## yarrow
## magnitude_wrapper
module magnitude_wrapper(
	input aclk,
	input aresetn,
	input s_i_data_valid,
	output reg s_o_data_ready,
	input [31:0] s_i_data,
	output reg m_o_data_valid,
	input m_i_data_ready,
	output reg [31:0] m_o_data
    );
For scale: ~2,200 cells after synthesis, roughly 100 flip-flops.
clock: 6.46 ns
lec_check: 0
abc_area: 1
cap_margin: 20
core_margin: 2
core_utilization: 72
cts_cluster_size: 76
gpl_routability_driven: 0
place_density_lb_addon: 0.01
setup_slack_margin: 1.85
slew_margin: 20
run.sh (not shown) runs the stock make flow with config.mk's settings and CLKGATE_MAP_FILE=.
From the logs: yarrow reached the end of the flow and failed the layout checks with negative setup slack.
Here is what was changed in the inputs of quartz compared with yarrow.
- GPL_ROUTABILITY_DRIVEN removed (was 0)
- CTS_CLUSTER_SIZE changed from 76 to 73
- PLACE_DENSITY_LB_ADDON removed (was 0.01)
- PLACE_DENSITY newly set to 0.43
- SETUP_SLACK_MARGIN changed from 1.85 to -0.36
- CAP_MARGIN changed from 20 to 30
Of yarrow and quartz, not a single run came through the flow clean. quartz finished every stage; the final checks, however, were not passed, the failures being negative setup slack. In yarrow the implementation completed, yet the final layout does not meet the checks, the culprit being negative setup slack. Summary of quartz over yarrow: setup slack after placement dropped 0.10 ns, maximum count of clock buffers along a single path has remained practically unchanged, layout net count saw a decrease, fraction of area in clock buffers and inverters barely changed. | sequential share of layout area | higher: quartz |. yarrow -> quartz: wire length of the first global-routing pass decreased by a little under 10%.
Input changes introduced in ember (baseline for comparison: quartz):
- CTS_CLUSTER_DIAMETER: unset -> 217
- CTS_CLUSTER_SIZE: 73 -> 76
- the clock period (ns, I/O delays scaled along): 6.46 -> 6.55
==> comparison <==
Against quartz, post-layout minimum cycle time in ember came out worse.
ember and quartz: no clean run
Ran to the end and failed final checks on negative setup slack: ember.
The final report for quartz shows a completed flow and a layout that fails verification, specifically negative setup slack.
Of ember and quartz, ember shows the higher first-pass GRT wire length, with quartz below it.
Looking at cell area after layout across ember and quartz, the one that comes out lower is ember.
--- input diff ember..maple ---
- swapping 0.43 for 0.9 in PLACE_DENSITY
- swapping 6.55 for 5.38 in the clock period (ns, I/O delays scaled along)
--- outcome ---
What ended maple was a tool error in global routing (5_1_grt); the run never finished. Diff ember -> maple: last weighted congestion value of the routability-driven placer picked up an extra 3.7%; area of the die neither gained nor lost much; cell count after placement picked up an extra 134; pre-CTS worst setup slack lost 1.09 ns. Between ember and maple, the difference in floorplan die width is negligible. Re proportion of synthesized flip-flops having asynchronous set or reset: no difference whatsoever between maple and ember. Going from ember to maple, yosys-reported design area after synthesis roughly the same; cell area reported after detailed placement higher; core footprint has remained practically unchanged. Comparing ember and maple, the lower post-CTS setup repair buffer count was measured on ember.

* * *

Setup of job 5643:
Starting RTL as in the previous note.
clock: 11.9 ns
lec_check: 0
cap_margin: 30
core_aspect_ratio: 0.91
core_margin: 2
core_utilization: 72
cts_cluster_diameter: 382
cts_cluster_size: 22
place_density_lb_addon: 0.04
setup_slack_margin: -1.18
slew_margin: 20
Both conditions hold for job 5643: the flow ran to the end and the final layout passed the timing, design-rule and antenna checks.
Modified inputs, job 5069 compared to job 5643
# job 5643
export LEC_CHECK = 0
export CAP_MARGIN = 30
export CORE_ASPECT_RATIO = 0.91
export CORE_MARGIN = 2
export CORE_UTILIZATION = 72
export CTS_CLUSTER_DIAMETER = 382
export CTS_CLUSTER_SIZE = 22
export PLACE_DENSITY_LB_ADDON = 0.04
export SETUP_SLACK_MARGIN = -1.18
export SLEW_MARGIN = 20
create_clock -name core_clock -period 11.9 [get_ports {aclk}]
# job 5069
export LEC_CHECK = 0
export CAP_MARGIN = 20
export CORE_MARGIN = 2
export CORE_UTILIZATION = 72
export CTS_CLUSTER_SIZE = 36
export SLEW_MARGIN = 20
create_clock -name core_clock -period 6.92 [get_ports {aclk}]
--- outcome ---
Ran to the end and failed final checks on setup timing: job 5069. Compare job 5069 and job 5643 | number of non-clock buffers in the layout higher: job 5069. Higher first-iteration DRC count goes to job 5069 over job 5643. Delta (job 5069 minus job 5643): die area about even; worst hold margin fell 0.043 ns; total detailed-routing wirelength rose 18%. Compared job 5069 vs job 5643, and layout-stage area growth over the synthesis result is up in job 5069. For clock latency reported for the late side of the worst-skew pair, job 5069 and job 5643 come out practically identical. NOTE: first-pass GRT wire length in job 5069 exceeds that of job 5643. Job 5069 vs job 5643 — slack of the critical path dropped 4.18 ns.
